==> flow/design.v <==
module URP_PCIE_CRC32_GEN
#(
    parameter   DATA_WIDTH              = 224,
    parameter   CRC_WIDTH               = 32
)
(
    input   wire    [DATA_WIDTH-1:0]    data_i,
    output  logic   [CRC_WIDTH-1:0]     checksum_o
);
    logic           [DATA_WIDTH-1:0]    dividend;
    logic           [CRC_WIDTH-1:0]     crc_temp;
    always_comb begin
        dividend                            = data_i;
        crc_temp                            = 32'h00000000;
        for (int unsigned i = 0; i < DATA_WIDTH; i = i + 1) begin
            if (crc_temp[CRC_WIDTH-1] != dividend[DATA_WIDTH-1]) begin
                crc_temp                        = (crc_temp << 1) ^ 32'h814141AB;
            end 
            else begin
                crc_temp                        = crc_temp << 1;
            end
            dividend                            = dividend << 1;
        end
    end
    assign  checksum_o                  = crc_temp;   
endmodule
module URP_PCIE_RX_DATA_LINK_LAYER (
    input   logic                   clk,
    input   logic                   rst_n,
    input   logic   [267:0]         tlp_data_i,  
    input   logic                   tlp_data_valid_i,  
    output  logic                   tlp_data_ready_o,  
    output  logic   [31:0]          dllp_o,  
    output  logic                   dllp_valid_o,  
    input   logic                   dllp_read_i,  
    output  logic   [223:0]         tlp_data_o,  
    output  logic                   tlp_data_valid_o,  
    input   logic                   tlp_data_ready_i  
);
    logic [31:0]                lcrc_computed;       
    logic [31:0]                lcrc_received;       
    logic                       lcrc_valid;          
    logic [11:0]                sequence_number;     
    logic [11:0]                sequence_expected;   
    logic                       nak_scheduled_flag; 
    logic                       ack_scheduled_flag;
    logic [31:0]                dllp_data_gen;       
    logic lcrc_valid_o;
    logic [267:0] tlp_data_with_crc;
    logic [235:0] tlp_data_no_crc;
    logic [223:0] tlp_data_reg;
    logic valid;
    URP_PCIE_CRC32_GEN #(
        .DATA_WIDTH(236),   
        .CRC_WIDTH(32)      
    ) lcrc_gen (
        .data_i(tlp_data_i[267:32]),  
        .checksum_o(lcrc_computed)                     
    );
    always_comb begin
        lcrc_valid = 1'b1;
        lcrc_received = tlp_data_i[31:0];   
        if (lcrc_computed == lcrc_received) begin
            lcrc_valid = 1'b1;  
        end else begin
            lcrc_valid = 1'b0;
        end
    end
    always_ff @(posedge clk or negedge rst_n) begin
        if (!rst_n) begin
            sequence_expected <= 12'b0;   
            ack_scheduled_flag <= 1'b0;  
            nak_scheduled_flag <= 1'b0;  
            tlp_data_reg <= 223'b0;
            valid <= 1'b0;
            sequence_number <= 12'b0;
        end else if ( tlp_data_valid_i == lcrc_valid ) begin
            sequence_number = tlp_data_i[267:256];  
            if (sequence_number > sequence_expected) begin
                nak_scheduled_flag <= 1'b1;   
                ack_scheduled_flag <= 1'b0;   
                valid <= 1'b0;
            end else if (sequence_number < sequence_expected) begin
                nak_scheduled_flag <= 1'b0;   
                ack_scheduled_flag <= 1'b1;   
                valid <= 1'b1;
            end else if(sequence_number == sequence_expected) begin  
                tlp_data_reg <= tlp_data_i[255:32];
                valid <= 1'b1;
                sequence_expected <= sequence_expected + 1;  
            end
        end
    end
    always_ff @(posedge clk or negedge rst_n) begin
        if (!rst_n) begin
            dllp_data_gen <= 32'd0;
            dllp_valid_o <= 1'b0;
        end else if (tlp_data_valid_i && lcrc_valid) begin
            if (ack_scheduled_flag) begin  
                dllp_data_gen <= {20'b0,sequence_expected-1};  
                dllp_valid_o <= 1'b1;  
            end else if (nak_scheduled_flag) begin  
                dllp_data_gen <= {3'b0, 1'b1, 16'b0, sequence_expected};  
                dllp_valid_o <= 1'b1;  
            end else begin  
                dllp_valid_o <= 1'b0;  
            end
        end
    end
    assign tlp_data_o = tlp_data_reg;   
    assign tlp_data_valid_o = tlp_data_valid_i && lcrc_valid && valid;  
    assign tlp_data_ready_o = tlp_data_ready_i;  
    assign dllp_o = dllp_data_gen;
endmodule
==> flow/run.sh <==
#!/bin/bash
# the make line also repeats each setting of config.mk as NAME=value (left out here)
make -C /OpenROAD-flow-scripts/flow DESIGN_CONFIG=/design/flow/config.mk WORK_HOME=/design/flow/orfs CLKGATE_MAP_FILE= finish
==> flow/config.mk <==
export PLATFORM = sky130hd
export DESIGN_NAME = URP_PCIE_RX_DATA_LINK_LAYER
export DESIGN_NICKNAME = URP_PCIE_RX_DATA_LINK_LAYER
export VERILOG_FILES = /design/flow/design.v
export SDC_FILE = /design/flow/constraint.sdc
export NUM_CORES = 4
export LEC_CHECK = 0
export CAP_MARGIN = 35
export CELL_PAD_IN_SITES_DETAIL_PLACEMENT = 1
export CELL_PAD_IN_SITES_GLOBAL_PLACEMENT = 2
export CORE_MARGIN = 4
export CORE_UTILIZATION = 15
export CTS_CLUSTER_DIAMETER = 109
export CTS_CLUSTER_SIZE = 86
export GPL_ROUTABILITY_DRIVEN = 0
export GPL_TIMING_DRIVEN = 0
export MIN_ROUTING_LAYER = met2
export PLACE_DENSITY_LB_ADDON = 0.28
export SETUP_SLACK_MARGIN = 4.93
export SLEW_MARGIN = 20
export TNS_END_PERCENT = 45
==> flow/constraint.sdc <==
create_clock -name core_clock -period 23.9 [get_ports {clk}]
set_input_delay 4.7800 -clock core_clock [delete_from_list [all_inputs] [get_ports {clk}]]
set_output_delay 4.7800 -clock core_clock [all_outputs]
set_load 0.01 [all_outputs]
==> results of run 1 <==
[repair_timing]
item | in CTS | in global routing
hold buffers | 0 | 0
resized | 484 | 713
buffers inserted | 482 | 476
endpoints found under the setup margin | 255 | 255
pin swaps | 251 | 438
cloned | 0 | 7
[metrics by stage]
stage          setup WS (ns)  instances
2_1_floorplan          0.812       2949
3_3_place_gp           -5.69       6675
3_5_place_dp           -4.89       6682
4_1_cts                -1.72       7202
5_1_grt                -1.21       7687
6_report              -0.803       7727
[layer usage]
| metal | wire [µm] | up-vias | track usage (%) |
|---|---|---|---|
| met5 | 2000 | - | 6.75 |
| met4 | 7250 | 52 | 2.22 |
| met3 | 81100 | 461 | 29.0 |
| met2 | 94800 | 11700 | 24.1 |
| met1 | 0 | 13100 | - |
| li1 | - | 12600 | - |
[cell type report]
class | count | area share (%)
Tap cell | 3202 | 6.32
Buffer | 94 | 1.81
Antenna cell | 40 | 0.158
Clock buffer | 21 | 0.829
Inverter | 20 | 0.138
Multi-Input combinational cell | 2581 | 57.6
Timing Repair Buffer | 1498 | 22.6
Sequential cell | 254 | 10.0
Clock inverter | 17 | 0.444
==> impl_metrics.toml, run 1 <==
# generated from flow reports
[synthesis]
ys_sh_aoi_pct = 0.749
netlist_top_cells_count = "700 x nand2_1, 681 x xnor2_1, 542 x xnor3_1"
syn_inst = 2949
fa_ha_area_share_pct = 0.513
ys.flop_type = "dfrtp_1"
ys_seq_share_pct = 17.4
top_cell_area_share_pct = 33.4
synth_area_per_cell_um2 = 12.4
ys_cells = 2949
syn-num-nets = 3237
syn_area_um2 = 36600
yosys.area_share.simple_pct = 8.32
most_common_cell = "nand2_1"
area_leaders = "xnor3_1 33%, dfrtp_1 17%, xnor2_1 16%"
synth_cell_types = 52
xor_share_pct = 71.2
topCombFamilyByArea = "XOR/XNOR gates"
mux_share_pct = 0.335
synth_warnings = 2
ys_async_sr_fraction_pct = 100
edf_count = 0
yosysTopAreaCell = "xnor3_1"
yosys_area_um2 = 36600
synth_flop_count = 254

[clock_network]
clkLatencyLatePin_ns = 0.67
cts_tree = "built"
cts_buffers = 21
htreeDepth = 1
clock_tree.root_cell = "clkbuf_16"
cts.sinks = 254
cts_buffer_depth = 3
path_clk_slew_ns = 0.08

[die]
dieArea_um2 = 252000
die_w_um = 502
die_height_um = 502
rows = 181
initCoreUtil_pct = 15.1
ioPinCount = 532
core_area_um2 = 243000

[setup_path]
critPathSlowestCell = "xnor3_2"
startpoint_type = "input port"
slowest_delay_ns = 0.56
r2r_cells = 22
r2r_slack_ns = 20.28
cpMostUsedCell = "xnor3_2"
end_kind = "output pin"
worstPathMaxFanout = 8
path_delay_family = "XOR/XNOR gates"
crit_required_ns = 19.12
setup.worst_path.start = "tlp_data_i[262]"
worstReg2RegStart = "sequence_expected[5]"
crit_end = "tlp_data_valid_o"
reg2reg_to = "tlp_data_reg[41]"
path_buffers = 15
worst-path-stages = 51
crit_type = "in -> out"
crit_arrival_ns = 19.92

[sta]
fin_ws_ns = -0.803
finalCritPeriodShare_pct = 103
final-max-slew-violation-count = 0
finalCriticalPeriod_ns = 24.70
finalSetupViolCount = 1
hold_slack_ns = 0.481
fmax_ghz = 0.0405
rsz0062_at_grt = "true"
slew_headroom_pct = 47.1
tightest_slew_ns = 0.791
setup_tns_ns = -0.803
finClkSkew_ns = 0.0312
finalHoldViolCount = 0

[detailed_routing]
avgViaCountPerCell = 4.91
drt_pass1_iterations = 5
avgRoutedWirePerCell_um = 24.0
routed_wirelength_um = 185000
via_count = 37900
drtIter0Drc = 3092
drc = 0
detail-route-antenna-nets = 0

[worst_hold_path]
min_to = "tlp_data_reg[102]"
min_path_cells = 2
min_path_type = "reg -> reg"
hp-start = "tlp_data_reg[102]"

[global_route]
grt_pass1_wl_um = 239000
gr-total-overflow = 0
grt_usage_pct = 20.5
grt_pass1_vias = 42800
grt_max_degree = 75
grt_antenna_before_repair = 0

[placement]
dp_hpwl_um = 139000
portBuffers = 524
placed_cell_area_um2 = 48000

[flow_run]
drv_cap = 0
warnings = 31

[final_layout]
mi_logic_area_um2 = 36500
final_cell_area_um2 = 63400
fillers = 26600
final_util_pct = 26.1
layout.area.seq_um2 = 6360
nets = 4758
syn2layout_area_growth_pct = 73.1

[status]
so_faults = "setup timing"
outcome = "failed layout checks"
==> inputs of run 2 (changes only) <==
- CAP_MARGIN: 35 -> 20
- CELL_PAD_IN_SITES_DETAIL_PLACEMENT: 1 -> not set
- CELL_PAD_IN_SITES_GLOBAL_PLACEMENT: 2 -> not set
- CORE_MARGIN: 4 -> 2
- CORE_UTILIZATION: 15 -> 66
- CTS_CLUSTER_DIAMETER: 109 -> not set
- CTS_CLUSTER_SIZE: 86 -> 59
- GPL_ROUTABILITY_DRIVEN: 0 -> not set
- GPL_TIMING_DRIVEN: 0 -> not set
- MIN_ROUTING_LAYER: met2 -> not set
- PLACE_DENSITY_LB_ADDON: 0.28 -> not set
- SETUP_SLACK_MARGIN: 4.93 -> 0.34
- TNS_END_PERCENT: 45 -> not set
- clock period: 23.9 -> 25.8 ns (I/O delays scaled with it)
==> run 2 against run 1 <==
Compared with the run above: the run now fails in global routing; synthesized cell count is the same; synthesized area is the same; die area shrank 77%.
==> impl_metrics.toml, run 2 <==
# generated from flow reports
[die]
core_area_um2 = 55000
ioPinCount = 532
dieArea_um2 = 57300
rows = 86
initCoreUtil_pct = 66.6
die_height_um = 239
die_w_um = 239

[placement]
pre_cts_slack_ns = -1.18
dp_hpwl_um = 111000
portBuffers = 528
place_inst = 5112
globalplace.congestion = 0.997

[synthesis]
yosys_area_um2 = 36600
netlist_top_cells_count = "700 x nand2_1, 681 x xnor2_1, 542 x xnor3_1"
synth_flop_count = 254
synth_warnings = 2
syn-num-nets = 3237
synth_area_per_cell_um2 = 12.4
mux_share_pct = 0.335
ys_async_sr_fraction_pct = 100
synth_cell_types = 52
fa_ha_area_share_pct = 0.513
syn_area_um2 = 36600
syn_inst = 2949
ys_sh_aoi_pct = 0.749
ys.flop_type = "dfrtp_1"
yosys.area_share.simple_pct = 8.32
yosysTopAreaCell = "xnor3_1"
topCombFamilyByArea = "XOR/XNOR gates"
most_common_cell = "nand2_1"
ys_seq_share_pct = 17.4
edf_count = 0
top_cell_area_share_pct = 33.4
area_leaders = "xnor3_1 33%, dfrtp_1 17%, xnor2_1 16%"
ys_cells = 2949
xor_share_pct = 71.2

[clock_network]
htreeDepth = 1
cts_buffers = 30
cts_buffer_depth = 3
clock_tree.root_cell = "clkbuf_16"
cts.sinks = 254

[status]
haltStage = "global routing"
toolErrorMsg = "[ERROR GRT-0232] Routing congestion too high. Check the congestion heatmap in the GUI."
outcome = "did not finish"

[global_route]
grt_usage_pct = 83.3
gr-total-overflow = 338
-- run 2: repair_timing --
item	in CTS
setup buffers	11
endpoints found under the hold margin	0
pin swaps	23
resized	106
endpoints found under the setup margin	1
hold buffers	0
-- run 2: per-stage QoR --
step	setup TNS (ns)	instance area [µm²]	hold slack [ns]
2_1_floorplan	0	36600	0.462
3_3_place_gp	-0.546	49800	0.457
3_5_place_dp	-1.18	49800	0.462
4_1_cts	-0.792	51400	0.477
-- run 2: routing by layer --
metal | GRT overflow | GRT usage (%)
met2 | 183 | 97.8
met3 | 12 | 71.4
met1 | 3 | 80.5
met4 | 135 | 88.7
met5 | 5 | 34.8
==> inputs of run 3 (changes only) <==
- CELL_PAD_IN_SITES_GLOBAL_PLACEMENT: not set -> 1
- CORE_ASPECT_RATIO: not set -> 1.59
- CORE_UTILIZATION: 66 -> 26
- CTS_CLUSTER_DIAMETER: not set -> 269
- CTS_CLUSTER_SIZE: 59 -> not set
- SETUP_SLACK_MARGIN: 0.34 -> 5.0
- SLEW_MARGIN: 20 -> 35
- TNS_END_PERCENT: not set -> 10
- clock period: 25.8 -> 27.5 ns (I/O delays scaled with it)
==> run 3 against run 2 <==
Compared with the run above: the run now finishes clean; die area rose to 2.5 times the previous value; synthesized area unchanged; synthesized cell count did not move.
==> impl_metrics.toml, run 3 <==
# generated from flow reports
[clock_network]
cts_buffers = 31
clkLatencyLatePin_ns = 0.64
clock_tree.root_cell = "clkbuf_16"
htreeDepth = 1
cts_tree = "built"
cts.sinks = 254
cts_buffer_depth = 3
ctsHoldBuffers = 0
path_clk_slew_ns = 0.06

[sta]
finClkSkew_ns = 0.0353
finalCritPeriodShare_pct = 96.8
fmax_ghz = 0.0376
rsz0062_at_grt = "true"
slew_headroom_pct = 33.0
fin_ws_ns = 0.879
tightest_slew_ns = 1.00
final-max-slew-violation-count = 0
finalHoldViolCount = 0
finalCriticalPeriod_ns = 26.62
finalSetupViolCount = 0

[synthesis]
yosys_area_um2 = 36600
xor_share_pct = 71.2
fa_ha_area_share_pct = 0.513
yosys.area_share.simple_pct = 8.32
synth_area_per_cell_um2 = 12.4
synth_warnings = 2
yosysTopAreaCell = "xnor3_1"
ys_seq_share_pct = 17.4
netlist_top_cells_count = "700 x nand2_1, 681 x xnor2_1, 542 x xnor3_1"
mux_share_pct = 0.335
ys_cells = 2949
syn_area_um2 = 36600
ys.flop_type = "dfrtp_1"
syn_inst = 2949
ys_async_sr_fraction_pct = 100
edf_count = 0
synth_cell_types = 52
ys_sh_aoi_pct = 0.749
syn-num-nets = 3237
top_cell_area_share_pct = 33.4
most_common_cell = "nand2_1"
area_leaders = "xnor3_1 33%, dfrtp_1 17%, xnor2_1 16%"
synth_flop_count = 254
topCombFamilyByArea = "XOR/XNOR gates"

[detailed_routing]
avgViaCountPerCell = 4.33
avgRoutedWirePerCell_um = 25.0
drc = 0
drt_pass1_iterations = 4
routed_wirelength_um = 142000
dr_wl_met3_um = 8040
detail-route-antenna-nets = 0
wl_met1_um = 53800
drtIter0Drc = 1103
dr.max_layer_used = "met5"
via_count = 24500
met2_length_um = 72800

[global_route]
gr-total-overflow = 0
grt_pass1_vias = 26100
grt_antenna_before_repair = 8
grt_max_degree = 148
grt_pass1_wl_um = 198000
grt_usage_pct = 19.3

[die]
die_height_um = 477
ioPinCount = 532
rows = 173
core_area_um2 = 140000
die_w_um = 302
dieArea_um2 = 144000
initCoreUtil_pct = 26.2

[setup_path]
setup.worst_path.start = "tlp_data_i[264]"
end_kind = "output pin"
crit_required_ns = 22.00
reg2reg_to = "tlp_data_reg[123]"
startpoint_type = "input port"
slowest_delay_ns = 0.55
path_delay_family = "XOR/XNOR gates"
critPathSlowestCell = "xor3_2"
path_buffers = 10
worst-path-stages = 47
r2r_cells = 17
crit_type = "in -> out"
crit_arrival_ns = 21.12
r2r_slack_ns = 23.65
worstPathMaxFanout = 5
crit_end = "tlp_data_valid_o"
worstReg2RegStart = "sequence_expected[5]"
cpMostUsedCell = "xnor3_2"

[placement]
portBuffers = 528
pre_cts_slack_ns = -0.309
globalplace.congestion = 0.898
place_inst = 5399
placed_cell_area_um2 = 46800
dp_hpwl_um = 119000

[worst_hold_path]
min_path_type = "reg -> reg"
hp-start = "tlp_data_reg[183]"
min_path_cells = 2
min_to = "tlp_data_reg[183]"

[flow_run]
drv_cap = 0
warnings = 34

[final_layout]
syn2layout_area_growth_pct = 38.9
stdcell_count = 5668
nets = 4091
final_cell_area_um2 = 50800

[status]
outcome = "finished clean"
## run 3: layout make-up
type                       count  area, µm²
tap                         1837       2300
clock inverter                17        220
clock buffer                  39        866
sequential                   254       6360
timing repair buffer         915       8520
fill                       13800      89000
multi-input combinational   2581      32400
antenna                        5       12.5
inverter                      20        101
## run 3: timing repair
item	4_1_cts	5_1_grt
cloned	0	0
endpoints found under the setup margin	236	228
buffers inserted	114	94
pin swaps	64	71
endpoints found under the hold margin	0	0
resized	109	99
## run 3: routing by layer
metal,track usage [%],vias up
li1,-,11400
met2,35.5,815
met4,8.26,6
met3,3.09,200
met5,0,-
met1,21.9,12100
## run 3: metrics by stage
step                util, %  hold WS (ns)  setup TNS (ns)
finish                 36.3         0.471               0
global route           36.3         0.487               0
CTS                    35.4         0.477               0
detailed placement     33.5         0.462          -0.309
global placement       33.4         0.459          -0.174
floorplan                 -         0.462               0
==> inputs of run 4 (changes only) <==
- ABC_AREA: not set -> 1
- CELL_PAD_IN_SITES_DETAIL_PLACEMENT: not set -> 2
- CELL_PAD_IN_SITES_GLOBAL_PLACEMENT: 1 -> not set
- CORE_ASPECT_RATIO: 1.59 -> not set
- CORE_MARGIN: 2 -> 10
- CORE_UTILIZATION: 26 -> 22
- CTS_CLUSTER_DIAMETER: 269 -> not set
- CTS_CLUSTER_SIZE: not set -> 14
- GPL_ROUTABILITY_DRIVEN: not set -> 0
- GPL_TIMING_DRIVEN: not set -> 1
- MAX_ROUTING_LAYER: not set -> met4
- SETUP_SLACK_MARGIN: 5.0 -> not set
- SLEW_MARGIN: 35 -> 20
- TNS_END_PERCENT: 10 -> not set
- clock period: 27.5 -> 29.0 ns (I/O delays scaled with it)
==> run 4 against run 3 <==
Compared with the run above: now fails the layout checks on capacitance limit, slew limit, setup timing; final area up 37%; via count up 130%; wire length rose to 3.5 times the previous value; synthesized area down 0.71%; count of clock-buffer cells in the layout up 12; cell count up 56%; highest routed layer is now met4; critical path type unchanged; setup slack worse by 27 ns.
==> impl_metrics.toml, run 4 <==
# generated from flow reports
[global_route]
grt_usage_pct = 38.0
grt_pass1_wl_um = 464000
grt_pass1_vias = 51400
gr-total-overflow = 0
grt_antenna_before_repair = 75
grt_max_degree = 72

[synthesis]
synth_cell_types = 54
fa_ha_area_share_pct = 0.516
synth_warnings = 2
xor_share_pct = 43.2
syn_area_um2 = 36300
yosys.area_share.simple_pct = 29.8
yosys_area_um2 = 36300
edf_count = 0
syn-num-nets = 4637
area_leaders = "xor2_1 26%, dfrtp_1 17%, nand2_1 8.6%"
ys.flop_type = "dfrtp_1"
yosysTopAreaCell = "xor2_1"
mux_share_pct = 0.0310
ys_async_sr_fraction_pct = 100
ys_cells = 4349
ys_sh_aoi_pct = 2.08
synth_flop_count = 254
syn_inst = 4349
ys_seq_share_pct = 17.5
top_cell_area_share_pct = 25.7
synth_area_per_cell_um2 = 8.36
most_common_cell = "xor2_1"
topCombFamilyByArea = "XOR/XNOR gates"
netlist_top_cells_count = "1,067 x xor2_1, 828 x nand2_1, 393 x inv_1"

[setup_path]
end_kind = "output pin"
cpMostUsedCell = "nand2_4"
startpoint_type = "input port"
crit_type = "in -> out"
path_buffers = 33
crit_arrival_ns = 49.50
reg2reg_to = "dllp_data_gen[11]"
r2r_cells = 13
critPathSlowestCell = "xor2_2"
r2r_slack_ns = 20.92
path_delay_family = "simple AND/OR/NAND/NOR gates"
worst-path-stages = 190
worstReg2RegStart = "ack_scheduled_flag"
crit_required_ns = 23.20
setup.worst_path.start = "tlp_data_i[265]"
worstPathMaxFanout = 7
crit_end = "tlp_data_valid_o"
slowest_delay_ns = 1.15

[clock_network]
htreeDepth = 2
cts_buffers = 39
clkLatencyLatePin_ns = 0.87
cts.sinks = 254
cts_tree = "built"
cts_buffer_depth = 3
path_clk_slew_ns = 0.05
clock_tree.root_cell = "clkbuf_16"

[final_layout]
fillers = 17100
syn2layout_area_growth_pct = 91.6
nets = 6739

[sta]
finalHoldViolCount = 0
finalSetupViolCount = 255
finalCritPeriodShare_pct = 191
rsz0062_at_grt = "true"
finalCriticalPeriod_ns = 55.30
tightest_slew_ns = 1.89
setup_tns_ns = -5382.87
slew_headroom_pct = -26.8
final-max-slew-violation-count = 47
fmax_ghz = 0.0181
finClkSkew_ns = 0.142
fin_ws_ns = -26.30

[worst_hold_path]
min_to = "tlp_data_reg[49]"
min_path_cells = 2
min_path_type = "reg -> reg"
hp-start = "tlp_data_reg[49]"

[detailed_routing]
avgViaCountPerCell = 6.24
drt_pass1_iterations = 9
drc = 0
drtIter0Drc = 8057
via_count = 55300
avgRoutedWirePerCell_um = 55.8
routed_wirelength_um = 495000
detail-route-antenna-nets = 0

[status]
outcome = "failed layout checks"
so_faults = "capacitance limit, slew limit, setup timing"

[die]
die_w_um = 426
rows = 149
die_height_um = 426
core_area_um2 = 165000
initCoreUtil_pct = 22.1
ioPinCount = 532
dieArea_um2 = 182000

[flow_run]
warnings = 32
drv_cap = 20

[placement]
dp_hpwl_um = 194000
portBuffers = 528
==> run 4: metal layers <==
layer,global-route usage [%],share of wire (%),vias up
met1,33.7,29,26600
met5,-,0,-
met2,58.6,39,6805
met4,36.7,14,0
li1,-,-,17600
met3,18.5,17,4335
==> run 4: area by class of cell <==
class | count | area [µm²] | area share, %
diodes | 198 | 495 | 0.712
inverters | 498 | 2280 | 3.28
clock buffers | 51 | 1070 | 1.54
repair buffers | 2136 | 19700 | 28.3
clock inverters | 17 | 224 | 0.322
repair inverters | 1 | 11.3 | 0.0162
flip-flops and latches | 254 | 6360 | 9.13
well taps | 2189 | 2740 | 3.93
multi-input cells | 3521 | 36700 | 52.8
==> run 4: stage by stage <==
stage          cells  utilization [%]  hold WS, ns  setup WS, ns  cell area, µm²
2_1_floorplan   4349                -        0.482         -7.98           37900
6_report        8865             42.3        0.470        -26.30           69600
5_1_grt         8853             42.3        0.498        -24.82           69600
4_1_cts         8462             38.6        0.474        -10.79           63500
3_5_place_dp    8122             32.9        0.461        -13.82           54100
3_3_place_gp    8122             32.9        0.452         -8.73           54100
==> run 4: timing repair <==
action | 4_1_cts | 5_1_grt
setup endpoints to repair | 255 | 255
hold buffers | 0 | 0
pin swaps | 305 | 381
gates resized | 1046 | 736
gates cloned | 43 | 10
buffers inserted | 229 | 213
==> inputs of run 5 (changes only) <==
- ABC_AREA: 1 -> not set
- CELL_PAD_IN_SITES_DETAIL_PLACEMENT: 2 -> not set
- CORE_MARGIN: 10 -> 2
- CORE_UTILIZATION: 22 -> 62
- CTS_CLUSTER_DIAMETER: not set -> 396
- CTS_CLUSTER_SIZE: 14 -> 98
- GPL_ROUTABILITY_DRIVEN: 0 -> not set
- GPL_TIMING_DRIVEN: 1 -> not set
- MAX_ROUTING_LAYER: met4 -> not set
- clock period: 29.0 -> 13.1 ns (I/O delays scaled with it)
==> run 5 against run 4 <==
Compared with the run above: synthesized area increased by 0.71%; synthesized cell count is 32% lower; the run now fails in global routing; die area down 66%.
==> impl_metrics.toml, run 5 <==
# generated from flow reports
[die]
dieArea_um2 = 61000
ioPinCount = 532
core_area_um2 = 58700
die_w_um = 247
initCoreUtil_pct = 62.4
die_height_um = 247
rows = 89

[placement]
dp_hpwl_um = 114000
place_inst = 5205
portBuffers = 528
globalplace.congestion = 1.03

[synthesis]
area_leaders = "xnor3_1 33%, dfrtp_1 17%, xnor2_1 16%"
syn_inst = 2949
ys_async_sr_fraction_pct = 100
ys_cells = 2949
edf_count = 0
ys_seq_share_pct = 17.4
synth_cell_types = 52
synth_warnings = 2
ys.flop_type = "dfrtp_1"
yosys_area_um2 = 36600
xor_share_pct = 71.2
syn_area_um2 = 36600
most_common_cell = "nand2_1"
netlist_top_cells_count = "700 x nand2_1, 681 x xnor2_1, 542 x xnor3_1"
top_cell_area_share_pct = 33.4
fa_ha_area_share_pct = 0.513
synth_flop_count = 254
yosys.area_share.simple_pct = 8.32
topCombFamilyByArea = "XOR/XNOR gates"
yosysTopAreaCell = "xnor3_1"
mux_share_pct = 0.335
syn-num-nets = 3237
ys_sh_aoi_pct = 0.749
synth_area_per_cell_um2 = 12.4

[status]
haltStage = "global routing"
outcome = "did not finish"
toolErrorMsg = "[ERROR DPL-0038] Utilization greater than 100%, impossible to legalize"

[clock_network]
htreeDepth = 1
cts.sinks = 254
ctsHoldBuffers = 0
cts_buffers = 6
clock_tree.root_cell = "clkbuf_16"
cts_buffer_depth = 3
## run 5: timing repair
item / in CTS
gates cloned: 4
endpoints found under the setup margin: 255
resized: 227
pin swaps: 120
buffers inserted: 163
## run 5: per-stage QoR
| stage | setup WS (ns) | instance area [µm²] | hold slack, ns |
|---|---|---|---|
| 4_1_cts | -7.11 | 55500 | 0.506 |
| 3_5_place_dp | -7.75 | 52400 | 0.460 |
| 2_1_floorplan | -5.67 | 38800 | 0.462 |
| 3_3_place_gp | -7.45 | 52400 | 0.448 |
==> inputs of run 6 (changes only) <==
- CAP_MARGIN: 20 -> 15
- CORE_UTILIZATION: 62 -> 71
- CTS_CLUSTER_DIAMETER: 396 -> not set
- CTS_CLUSTER_SIZE: 98 -> 60
- MAX_ROUTING_LAYER: not set -> met4
- TNS_END_PERCENT: not set -> 5
- clock period: 13.1 -> 28.1 ns (I/O delays scaled with it)
==> run 6 against run 5 <==
Compared with the run above: die area fell by 12%; the run again fails in global routing; synthesized area did not move; synthesized cell count did not move.
==> impl_metrics.toml, run 6 <==
# generated from flow reports
[synthesis]
ys_sh_aoi_pct = 0.749
yosys_area_um2 = 36600
netlist_top_cells_count = "700 x nand2_1, 681 x xnor2_1, 542 x xnor3_1"
ys_cells = 2949
ys_seq_share_pct = 17.4
synth_warnings = 2
syn_inst = 2949
top_cell_area_share_pct = 33.4
mux_share_pct = 0.335
synth_flop_count = 254
edf_count = 0
area_leaders = "xnor3_1 33%, dfrtp_1 17%, xnor2_1 16%"
fa_ha_area_share_pct = 0.513
topCombFamilyByArea = "XOR/XNOR gates"
syn_area_um2 = 36600
xor_share_pct = 71.2
syn-num-nets = 3237
most_common_cell = "nand2_1"
synth_cell_types = 52
yosysTopAreaCell = "xnor3_1"
ys.flop_type = "dfrtp_1"
ys_async_sr_fraction_pct = 100
synth_area_per_cell_um2 = 12.4
yosys.area_share.simple_pct = 8.32

[die]
die_height_um = 231
dieArea_um2 = 53400
initCoreUtil_pct = 71.6
die_w_um = 231
ioPinCount = 532
rows = 83
core_area_um2 = 51100

[placement]
pre_cts_slack_ns = -0.0000391
portBuffers = 528
dp_hpwl_um = 99600
globalplace.congestion = 1.04
placed_cell_area_um2 = 45700

[status]
outcome = "did not finish"
haltStage = "global routing"

[clock_network]
htreeDepth = 1
cts.sinks = 254
ctsHoldBuffers = 0
clock_tree.root_cell = "clkbuf_16"
cts_buffers = 30
cts_buffer_depth = 3
## run 6: metrics by stage
step                hold slack [ns]  std cells  util [%]
CTS                           0.480       4584      92.2
detailed placement            0.462       4522      89.5
global placement              0.458       4522      89.5
floorplan                     0.462       2949         -
## run 6: timing repair
action | CTS
setup endpoints to repair | 1
resized | 39
buffers inserted | 6
pin swaps | 5
